==> flow/design.v <==
`timescale 1ns / 1ps
module pipelined(
    input  wire              clk,
    input  wire              rst,
    input  wire              in_valid,
    output wire              in_ready,
    input  wire signed [15:0] a,
    input  wire signed [15:0] b,
    input  wire signed [15:0] c,
    input  wire signed [15:0] d,
    input  wire signed [15:0] e,
    output reg               out_valid,
    input  wire              out_ready,
    output reg signed [31:0]  y
);
    wire s3_ready_in;
    wire s2_ready_in;
    wire s1_ready_in;
    assign s3_ready_in = (~out_valid) || (out_valid && out_ready);
    assign s2_ready_in = (~s2_valid)  || (s2_valid  && s3_ready_in);
    assign s1_ready_in = (~s1_valid)  || (s1_valid  && s2_ready_in);
    assign in_ready = s1_ready_in;
    wire in_send = in_valid && in_ready;
    reg signed [31:0] s1_p1;
    reg signed [31:0] s1_p2;
    reg signed [15:0] s1_e;
    reg               s1_valid;
    always @(posedge clk) begin
        if (rst) begin
            s1_valid <= 1'b0;
            s1_p1    <= 32'sd0;
            s1_p2    <= 32'sd0;
            s1_e     <= 16'sd0;
        end else if (s1_ready_in) begin
            s1_valid <= in_send;
            if (in_send) begin
                s1_p1 <= $signed(a) * $signed(b);
                s1_p2 <= $signed(c) * $signed(d);
                s1_e  <= e;
            end
        end
    end
    reg signed [31:0] s2_s;
    reg signed [15:0] s2_e;
    reg               s2_valid;
    always @(posedge clk) begin
        if (rst) begin
            s2_valid <= 1'b0;
            s2_s     <= 32'sd0;
            s2_e     <= 16'sd0;
        end else if (s2_ready_in) begin
            s2_valid <= s1_valid;
            if (s1_valid) begin
                s2_s <= s1_p1 + s1_p2;
                s2_e <= s1_e;
            end
        end
    end
    always @(posedge clk) begin
        if (rst) begin
            out_valid <= 1'b0;
            y         <= 32'sd0;
        end else if (s3_ready_in) begin
            out_valid <= s2_valid;
            if (s2_valid) begin
                y <= s2_s + $signed(s2_e);
            end
        end
    end
endmodule
Settings: LEC_CHECK=0, CAP_MARGIN=25, CELL_PAD_IN_SITES_DETAIL_PLACEMENT=1, CELL_PAD_IN_SITES_GLOBAL_PLACEMENT=0, CORE_MARGIN=2, CORE_UTILIZATION=40, CTS_CLUSTER_SIZE=33, HOLD_SLACK_MARGIN=-0.05, SLEW_MARGIN=0, TNS_END_PERCENT=55; clock period 8.0 ns.
run.sh (not shown) runs the stock make flow with config.mk's settings and CLKGATE_MAP_FILE=.
Rerun with:
- ABC_AREA: not set -> 1
- CAP_MARGIN: 25 -> 20
- CELL_PAD_IN_SITES_DETAIL_PLACEMENT: 1 -> not set
- CELL_PAD_IN_SITES_GLOBAL_PLACEMENT: 0 -> not set
- CTS_CLUSTER_DIAMETER: not set -> 383
- CTS_CLUSTER_SIZE: 33 -> 100
- HOLD_SLACK_MARGIN: -0.05 -> not set
- PLACE_DENSITY: not set -> 0.77
- SLEW_MARGIN: 0 -> 20
- TNS_END_PERCENT: 55 -> 10
Fmax rose by a few percent.
Die size rose by roughly a tenth.
Final area rose by roughly a tenth.

* * *

Setup of job 314:
Starts from the design.v that is shown in full above.
Settings: LEC_CHECK=0, ABC_AREA=1, CAP_MARGIN=20, CORE_MARGIN=2, CORE_UTILIZATION=72, CTS_CLUSTER_DIAMETER=205, CTS_CLUSTER_SIZE=25, PLACE_DENSITY_LB_ADDON=0.26, SETUP_SLACK_MARGIN=0.91, SLEW_MARGIN=20; clock period 6.16 ns.
Stage in which a tool error killed job 314: 5_1_grt.
For job 3547, these inputs were changed with respect to job 314:
- SETUP_SLACK_MARGIN removed (was 0.91)
- CTS_CLUSTER_DIAMETER changed from 205 to 199
- TNS_END_PERCENT newly set to 5
- CTS_CLUSTER_SIZE changed from 25 to 45
- ABC_AREA removed (was 1)
- the clock period (ns, I/O delays scaled along) changed from 6.16 to 7.11
Results
- Status job 3547: flow complete, layout not clean - setup timing
- Note that the synthesized cell count recorded for job 3547 amounts to 0.70 times the value seen in job 314.
- Job 3547 against job 314: complex-gate fraction of the synthesized area moved up; pre-CTS setup slack moved down; post-synthesis net count moved down; chip area from the yosys synthesis statistics moved down; die footprint moved down.
- Re number of library cell types mapped by synthesis: job 314 was lower than job 3547.
- Delta (job 3547 minus job 314): core utilization before placement grew by 0.28 points, fraction of the yosys area taken by sequential cells went up 1.4 points.
Here is what was changed in the inputs of job 5448 compared with job 3547.
- PLACE_DENSITY_LB_ADDON: 0.26 -> unset
- CORE_UTILIZATION: 72 -> 40
- CTS_CLUSTER_DIAMETER: 199 -> unset
- CTS_CLUSTER_SIZE: 45 -> unset
- TNS_END_PERCENT: 5 -> unset
- the clock period (ns, I/O delays scaled along): 7.11 -> 7.79
Notes after the runs:
Nothing crashed in job 3547 and all stages finished; the problem is that the final layout failed, the offending checks being setup timing.
Both conditions hold for job 5448: the flow ran to the end and the final layout passed the timing, DRC and antenna checks.
Job 5448 falls short of job 3547 in hold slack.
In the final design statistics, job 5448 uses more standard cells in total than job 3547.
Via total after detailed routing ends up lower on job 5448.
The worst-case headroom to the max-slew limit in job 5448 sits 3.7 points above the value recorded for job 3547.
Input-level comparison between job 9936 and job 5448:
- CORE_UTILIZATION changed from 40 to 72
- SETUP_SLACK_MARGIN newly set to -0.32
- PLACE_DENSITY newly set to 0.67
- the clock period (ns, I/O delays scaled along) changed from 7.79 to 5.9
Notes after the runs:
Job 9936 vs job 5448, final critical-path setup slack went down by 1.22 ns. The total wirelength of the detailed-routed design in job 9936 was higher than what job 5448 gave. Every stage of job 9936 finished as expected; the final checks, on the other hand, flagged setup timing, which means the layout fails. In job 9936, the first-pass GRT wire length came out 20 mm above the value in job 5448. The die used by job 9936 is smaller than the one used by job 5448.

* * *

Setup of quartz:
// pipelined: RTL as listed in full above, without the edits since
clock: 8.0 ns
lec_check: 0
abc_area: 1
cap_margin: 20
core_aspect_ratio: 1.77
core_margin: 2
core_utilization: 40
cts_cluster_diameter: 313
cts_cluster_size: 100
setup_slack_margin: -0.79
slew_margin: 20
tns_end_percent: 5
quartz closes out successfully: all stages finished, all timing, DRC and antenna checks passed.
Changes in pepper relative to quartz:
- TNS_END_PERCENT no longer set, was 5
- CTS_CLUSTER_DIAMETER now 301, was 313
- CORE_ASPECT_RATIO now 0.5, was 1.77
- CORE_UTILIZATION now 66, was 40
==> results <==
Area growth from synthesis to layout: pepper < quartz
No run among quartz and pepper stopped early or left any final violation; all are clean.
Wire: pepper routes less than quartz
Compared with quartz, in pepper final period demand of the worst path has increased; fraction of met1 tracks used by global routing has increased.
Against quartz, pepper reports a cell area that is lower.
Inputs modified between pepper and amber:
- removing CTS_CLUSTER_DIAMETER (formerly 301)
- changing CAP_MARGIN from 20 to 10
- setting TNS_END_PERCENT to 55 for the first time
- removing SETUP_SLACK_MARGIN (formerly -0.79)
- removing ABC_AREA (formerly 1)
- setting CELL_PAD_IN_SITES_DETAIL_PLACEMENT to 1 for the first time
- setting HOLD_SLACK_MARGIN to -0.05 for the first time
- changing CORE_UTILIZATION from 66 to 40
- removing CTS_CLUSTER_SIZE (formerly 100)
- removing CORE_ASPECT_RATIO (formerly 0.5)
- setting CELL_PAD_IN_SITES_GLOBAL_PLACEMENT to 0 for the first time
==> comparison <==
amber went all the way through the flow, and no timing, DRC or antenna check failed. Summary of amber over pepper: initial core utilization dropped 27 points, cell area after placement -about 8%. amber vs pepper, transition time at the pin with the least slew margin went up by 0.025 ns.
What onyx does differently from amber at the input level:
- TNS_END_PERCENT: 55 -> unset
- HOLD_SLACK_MARGIN: -0.05 -> unset
- CAP_MARGIN: 10 -> 20
- CELL_PAD_IN_SITES_DETAIL_PLACEMENT: 1 -> unset
- ABC_AREA: unset -> 1
- CORE_UTILIZATION: 40 -> 37
- CORE_ASPECT_RATIO: unset -> 1.89
- CTS_CLUSTER_SIZE: unset -> 100
- CELL_PAD_IN_SITES_GLOBAL_PLACEMENT: 0 -> unset
- CTS_CLUSTER_DIAMETER: unset -> 246
[summary]
Both conditions hold for onyx: the flow ran to the end and the final layout passed the timing, DRC and antenna checks. Summary of onyx over amber: area added between synthesis and finish went down; cell count rose by 1472; routed length per instance decreased by 1.7 um relative to the old numbers; area fraction in xor and xnor cells now sits lower. Relative to amber, worst setup slack increased by 0.48 ns in onyx.

* * *

RTL: the design.v shown in full above, as it stands there.
make LEC_CHECK=0 ABC_AREA=1 CAP_MARGIN=20 CORE_MARGIN=2 CORE_UTILIZATION=72 CTS_CLUSTER_DIAMETER=199 CTS_CLUSTER_SIZE=45 HOLD_SLACK_MARGIN=-0.06 PLACE_DENSITY_LB_ADDON=0.26 SLEW_MARGIN=0 TNS_END_PERCENT=5 finish   # period 7.11 ns
The starting point finished clean.
Change:
ABC_AREA = unset   (was 1)
CTS_CLUSTER_DIAMETER = unset   (was 199)
CTS_CLUSTER_SIZE = 25   (was 45)
HOLD_SLACK_MARGIN = unset   (was -0.06)
SETUP_SLACK_MARGIN = 0.91   (was unset)
SLEW_MARGIN = 20   (was 0)
TNS_END_PERCENT = unset   (was 5)
clock period = 8.0 ns   (was 7.11 ns; I/O delays follow)
Result:
- final area drops by roughly a tenth
- routed wire length drops by about a fifth
- via count drops by about a fifth

* * *

// pipelined: RTL as listed in full above, without the edits since
Settings: LEC_CHECK=0, CAP_MARGIN=20, CORE_MARGIN=2, CORE_UTILIZATION=61, SETUP_SLACK_MARGIN=1.56, SLEW_MARGIN=20; clock period 5.9 ns.
The baseline completed, yet does not pass: setup timing.
Edit:
- CORE_UTILIZATION: 61 -> 40
- SETUP_SLACK_MARGIN: 1.56 -> not set
- clock period: 5.9 -> 8.0 ns (I/O delays scaled with it)
After rerunning: The new run finished clean. Synthesized cell count stays the same. Wire length goes down by about a fifth. Final cell count is higher slightly.
Edit:
- CELL_PAD_IN_SITES_DETAIL_PLACEMENT: not set -> 2
- GPL_ROUTABILITY_DRIVEN: not set -> 0
- SLEW_MARGIN: 20 -> 25
- TNS_END_PERCENT: not set -> 60
What happened: The new run ran to the end with violations: setup timing; worst setup slack gets worse by 1.1 ns; non-clock buffer count goes up by 12; global-route usage climbs by 19 points; count of clock-buffer cells in the layout is unchanged.
Edit:
- CELL_PAD_IN_SITES_DETAIL_PLACEMENT: 2 -> not set
- CORE_UTILIZATION: 40 -> 46
- CTS_CLUSTER_DIAMETER: not set -> 246
- CTS_CLUSTER_SIZE: not set -> 100
- GPL_ROUTABILITY_DRIVEN: 0 -> not set
- PLACE_DENSITY: not set -> 0.75
- SETUP_SLACK_MARGIN: not set -> -0.79
- SLEW_MARGIN: 25 -> 20
- TNS_END_PERCENT: 60 -> not set
Now the flow completed without violations.
Area after synthesis is unchanged.
Setup slack gets better by 1.1 ns.
Design area went down by 2.7%.
Clock skew came out lower by 0.015 ns.

* * *

Starts from the design.v that is shown in full above.
clock: 6.35 ns
lec_check: 0
cap_margin: 5
core_margin: 2
core_utilization: 72
cts_cluster_size: 32
place_density: 0.67
setup_slack_margin: -0.32
slew_margin: 20
The baseline produced a layout that fails on setup timing.
==> next run, changes <==
--- a/flow/config.mk
+++ b/flow/config.mk
@@ -6,9 +6,8 @@
 export NUM_CORES = 4
 export LEC_CHECK = 0
-export CAP_MARGIN = 5
+export CAP_MARGIN = 20
 export CORE_MARGIN = 2
 export CORE_UTILIZATION = 72
-export CTS_CLUSTER_SIZE = 32
-export PLACE_DENSITY = 0.67
-export SETUP_SLACK_MARGIN = -0.32
+export CTS_CLUSTER_DIAMETER = 174
+export CTS_CLUSTER_SIZE = 95
 export SLEW_MARGIN = 20
==> flow/constraint.sdc (replaced) <==
create_clock -name core_clock -period 9.96 [get_ports {clk}]
set_input_delay 1.9920 -clock core_clock [delete_from_list [all_inputs] [get_ports {clk}]]
set_output_delay 1.9920 -clock core_clock [all_outputs]
set_load 0.01 [all_outputs]
The new run completed without violations.
Core utilization went down by 7.2 points.
Via count fell by 7.6%.
Cell count goes down by about 7%.
First-iteration DRC count came out lower by 10%.
Synthesized cell count does not change.
Final area goes down by 8.5%.
Sequential share of layout area rose by 0.91 points.
Routed wire length decreases by about 14%.

* * *

red:
// pipelined: RTL as listed in full above, without the edits since
clock: 6.35 ns
lec_check: 0
cap_margin: 5
core_margin: 2
core_utilization: 72
cts_cluster_diameter: 330
cts_cluster_size: 32
place_density: 0.67
setup_slack_margin: 1.54
slew_margin: 20
global routing: red exited with error
Changes in blue relative to red:
Settings: PLACE_DENSITY removed (was 0.67); CTS_CLUSTER_DIAMETER removed (was 330); CTS_CLUSTER_SIZE removed (was 32); SETUP_SLACK_MARGIN removed (was 1.54); CORE_UTILIZATION changed from 72 to 10; CAP_MARGIN changed from 5 to 20; the clock period (ns, I/O delays scaled along) changed from 6.35 to 9.96.
==> comparison <==
Summary of blue over red: number of buffers inserted by post-CTS setup repair went down, count of hold-fix buffers inserted at cts has remained practically unchanged. Going from red to blue, estimated wirelength of the detail-placed design grew by a few percent. Number of rows in the core area of blue exceeds that of red by more than 100%. Compare blue and red | pre-placement core utilization higher: red. Diff blue..red | aoi/oai-family share of the synthesized area | unchanged. blue: full flow OK, the timing, DRC and antenna checks passed. Die area (higher): blue.
The following lists how green was set up differently from blue:
Settings: a change of CORE_UTILIZATION from 10 to 27; a change of the clock period (ns, I/O delays scaled along) from 9.96 to 7.79.
==> comparison <==
- Taking blue as the reference point, the number of non-clock buffers in the layout of green rises by 162.
- From blue to green the numbers moved as follows: clock skew after layout down 0.0072 ns, total length of routed wires down 15%.
- Lower total met2 wirelength after detailed routing goes to green over blue.
- Each of the runs, namely green and blue, reached the end of the flow and came out clean.
- Changes observed in green relative to blue: total number of H-tree levels level.
#### Input delta (orange over green)
Settings: MAX_ROUTING_LAYER: unset -> met4; CORE_UTILIZATION: 27 -> 65; the clock period (ns, I/O delays scaled along): 7.79 -> 5.9.
### Flow results
- Maximum number of pins on one net before global-route repair, orange vs green: up by more than 10%
- Summary: with green as the reference, number of cells on the critical path in orange moved up by a few percent.
- Hold slack: orange vs green — no meaningful difference
- Of green and orange, just one finished clean: green.
- orange: final cell count is 10% lower than what green reported.
- [compare] base=green new=orange: worst setup slack shrank by 1.08 ns; combined global-route utilization of all metal layers grew by 25 points.

* * *

// pipelined: RTL as listed in full above, without the edits since
clock: 4.46 ns
lec_check: 0
abc_area: 1
cap_margin: 25
cell_pad_in_sites_detail_placement: 1
cell_pad_in_sites_global_placement: 0
core_margin: 2
core_utilization: 60
cts_cluster_diameter: 103
cts_cluster_size: 33
hold_slack_margin: -0.05
max_routing_layer: met4
min_routing_layer: met2
slew_margin: 0
tns_end_percent: 55
The starting point failed in detailed placement with DPL-0033.
==> next run, changes <==
==> flow/config.mk (replaced) <==
export PLATFORM = sky130hd
export DESIGN_NAME = pipelined
export DESIGN_NICKNAME = pipelined
export VERILOG_FILES = /design/flow/design.v
export SDC_FILE = /design/flow/constraint.sdc
export NUM_CORES = 4
export LEC_CHECK = 0
export CAP_MARGIN = 20
export CORE_MARGIN = 2
export CORE_UTILIZATION = 40
export SETUP_SLACK_MARGIN = 1.77
export SLEW_MARGIN = 20
==> flow/constraint.sdc (replaced) <==
create_clock -name core_clock -period 7.79 [get_ports {clk}]
set_input_delay 1.5580 -clock core_clock [delete_from_list [all_inputs] [get_ports {clk}]]
set_output_delay 1.5580 -clock core_clock [all_outputs]
set_load 0.01 [all_outputs]
=> With this change the flow went through all stages and came out clean. Synthesized cell count shrinks by a quarter to a third. Synthesized area decreases by roughly a tenth. Die area rose by a quarter to a third.
==> next run, changes <==
--- a/flow/config.mk
+++ b/flow/config.mk
@@ -10,2 +10,3 @@
-export CORE_UTILIZATION = 40
-export SETUP_SLACK_MARGIN = 1.77
+export CORE_UTILIZATION = 65
+export CTS_CLUSTER_DIAMETER = 246
+export CTS_CLUSTER_SIZE = 100
==> flow/constraint.sdc (replaced) <==
create_clock -name core_clock -period 8.0 [get_ports {clk}]
set_input_delay 1.6000 -clock core_clock [delete_from_list [all_inputs] [get_ports {clk}]]
set_output_delay 1.6000 -clock core_clock [all_outputs]
set_load 0.01 [all_outputs]
Effect: The changed run ran to the end with no violations; final area came out lower by 9.7%; worst hold slack hardly moves; die area came out lower by 38%; final cell count came out lower by 12%; global-route usage came out higher by 12 points; clock skew is about the same; routed wire length came out lower by 5.2%; clock-buffer cell count came out lower by 1.
==> next run, changes <==
--- a/flow/config.mk
+++ b/flow/config.mk
@@ -8,0 +9 @@
+export CORE_ASPECT_RATIO = 0.5
@@ -13,0 +15 @@
+export TNS_END_PERCENT = 10
=>
- cell area barely changes
- sequential share of layout area stays flat
- flip-flop count does not change
- cell count barely changes
